## the previous run
==> flow/design.v <==
`timescale 1ns/1ps
module array_mult_top (
    input             clk,
    input      [15:0] a,
    input      [15:0] b,
    output reg [31:0] p
);
    reg  [15:0] a_q, b_q;
    wire [31:0] prod;
    array_multiplier u_mult (
        .in_A(a_q),
        .in_B(b_q),
        .prod_out(prod)
    );
    always @(posedge clk) begin
        a_q <= a;
        b_q <= b;
        p   <= prod;
    end
endmodule

`timescale 1ns/1ps
module array_multiplier (
    input  [15:0] in_A,
    input  [15:0] in_B,
    output [31:0] prod_out
);
    wire [15:0] pp [15:0];   
    genvar i, j;
    generate
        for (i = 0; i < 16; i = i + 1) begin : GEN_PP_ROW
            for (j = 0; j < 16; j = j + 1) begin : GEN_PP_COL
                assign pp[i][j] = in_A[j] & in_B[i];
            end
        end
    endgenerate
    wire [31:0] row_sum [15:0];
    wire [31:0] row_carry [15:0];
    assign row_sum[0]   = {16'b0, pp[0]};
    assign row_carry[0] = 32'b0;
    genvar r;
    generate
        for (r = 1; r < 16; r = r + 1) begin : ADDER_ROWS
            wire [31:0] shifted_pp = { {16 - r{1'b0}}, pp[r], {r{1'b0}} };
            adder32 ADD_STAGE (
                .in_a(row_sum[r-1]),
                .in_b(shifted_pp),
                .cin(1'b0),
                .sum(row_sum[r]),
                .cout(row_carry[r])
            );
        end
    endgenerate
    assign prod_out = row_sum[15];
endmodule
module adder32 (
    input  [31:0] in_a,
    input  [31:0] in_b,
    input         cin,
    output [31:0] sum,
    output        cout
);
    wire [31:0] carry;
    genvar k;
    full_adder FA0 (.a(in_a[0]), .b(in_b[0]), .cin(cin), .sum(sum[0]), .cout(carry[0]));
    generate
        for (k = 1; k < 32; k = k + 1) begin : FA_CHAIN
            full_adder FAi (.a(in_a[k]), .b(in_b[k]), .cin(carry[k-1]), .sum(sum[k]), .cout(carry[k]));
        end
    endgenerate
    assign cout = carry[31];
endmodule
module full_adder (
    input  a,
    input  b,
    input  cin,
    output sum,
    output cout
);
    assign sum  = a ^ b ^ cin;
    assign cout = (a & b) | (b & cin) | (a & cin);
endmodule
clock: 20.0 ns
lec_check: 0
abc_area: 1
cap_margin: 35
cell_pad_in_sites_detail_placement: 2
cell_pad_in_sites_global_placement: 3
core_margin: 9
core_utilization: 15
cts_cluster_size: 98
max_routing_layer: met4
place_density: 0.56
setup_slack_margin: 0.73
slew_margin: 10
run.sh (not shown) runs the stock make flow with config.mk's settings and CLKGATE_MAP_FILE=.
Input changes introduced in the current run (baseline for comparison: the previous run):
Settings: SLEW_MARGIN changed from 10 to 40; CORE_MARGIN changed from 9 to 2; CORE_UTILIZATION changed from 15 to 40.
Notes after the runs:
Stage delay of the slowest cell on the critical path ends up lower on the previous run. The previous run → the current run: number of iterations in the first detailed-routing pass roughly the same, global routing met1 resource utilization higher, final cell count lower. Between the current run and the previous run, the difference in clock slew at the register clock pins of the worst setup and hold paths is negligible. Min largest fanout on the critical path across the current run and the previous run: the current run. Diff the previous run -> the current run | non-clock buffer count | down slightly. The previous run → the current run: worst setup slack has decreased; final instance area moved down. Final worst hold slack | the current run above the previous run.


// array_mult_top: RTL as listed in full above, without the edits since
==> flow/config.mk <==
export PLATFORM = sky130hd
export DESIGN_NAME = array_mult_top
export DESIGN_NICKNAME = array_mult_top
export VERILOG_FILES = /design/flow/design.v
export SDC_FILE = /design/flow/constraint.sdc
export NUM_CORES = 4
export LEC_CHECK = 0
export CAP_MARGIN = 20
export CORE_MARGIN = 2
export CORE_UTILIZATION = 71
export CTS_CLUSTER_DIAMETER = 193
export CTS_CLUSTER_SIZE = 32
export PLACE_DENSITY_LB_ADDON = 0.28
export SETUP_SLACK_MARGIN = 2.31
export SLEW_MARGIN = 20
==> flow/constraint.sdc <==
create_clock -name core_clock -period 16.1 [get_ports {clk}]
set_input_delay 3.2200 -clock core_clock [delete_from_list [all_inputs] [get_ports {clk}]]
set_output_delay 3.2200 -clock core_clock [all_outputs]
set_load 0.01 [all_outputs]
The baseline finished with setup timing left.
Edit:
Settings changed: ABC_AREA set to 1, CORE_UTILIZATION 71 to 72, CTS_CLUSTER_DIAMETER 193 to 227, CTS_CLUSTER_SIZE 32 to not set, PLACE_DENSITY_LB_ADDON 0.28 to 0.01, SETUP_SLACK_MARGIN 2.31 to -0.57, TNS_END_PERCENT set to 40.
The changed run completed and failed the layout checks on setup timing.
Synthesized area came out higher by 8.1%.
Design area rises by 3.2%.
Synthesized cell count climbs by 38%.
Wire length rose by 5.1%.
Utilization decreases by 2.0 points.
Clock skew barely changes.
Clock-buffer cell count does not change.
Edit:
Settings changed: ABC_AREA 1 to not set, CORE_UTILIZATION 72 to 58, CTS_CLUSTER_DIAMETER 227 to not set, PLACE_DENSITY_LB_ADDON 0.01 to not set, SETUP_SLACK_MARGIN -0.57 to not set, TNS_END_PERCENT 40 to not set.
Clock period 16.1 ns to 11.0 ns, I/O delays scaled along.
Result: The changed run produced a layout that fails on setup timing; clock-buffer cell count stays the same; worst setup slack loses 5.0 ns; core utilization decreases by 13 points.
Edit:
Settings changed: ABC_AREA set to 1, CORE_UTILIZATION 58 to 68, PLACE_DENSITY set to 0.6.
Clock period 11.0 ns to 24.6 ns, I/O delays scaled along.
Effect: Now the flow ran to the end with no violations. Maximum frequency came out lower by 7.1%. Synthesized area goes up by 8.1%. Sequential share of layout area goes up by 0.52 points.
Edit:
Settings changed: ABC_AREA 1 to not set, CORE_UTILIZATION 68 to 40.
Clock period 24.6 ns to 20.0 ns, I/O delays scaled along.
Die area rose by 55%.
Global-route usage fell by 8.0 points.
Final area rose by 1.6%.
Sequential share of layout area goes down by 0.12 points.
Routed wire length climbs by 1.2%.
Register-to-register slack is worse by 3.9 ns.
Clock skew stays flat.
Critical path depth rises by 3.
Core utilization goes down by 27 points.
Via count went down by 12%.
Edit:
Settings changed: CORE_UTILIZATION 40 to 68, SETUP_SLACK_MARGIN set to 2.75, TNS_END_PERCENT set to 5.
The new run completed without violations.
Critical path depth is higher by 14.
Cell area goes down slightly.
Worst setup slack gains 0.34 ns.
Wire length grows by a few percent.
Synthesized cell count does not change.
Die area is lower by well over a third.
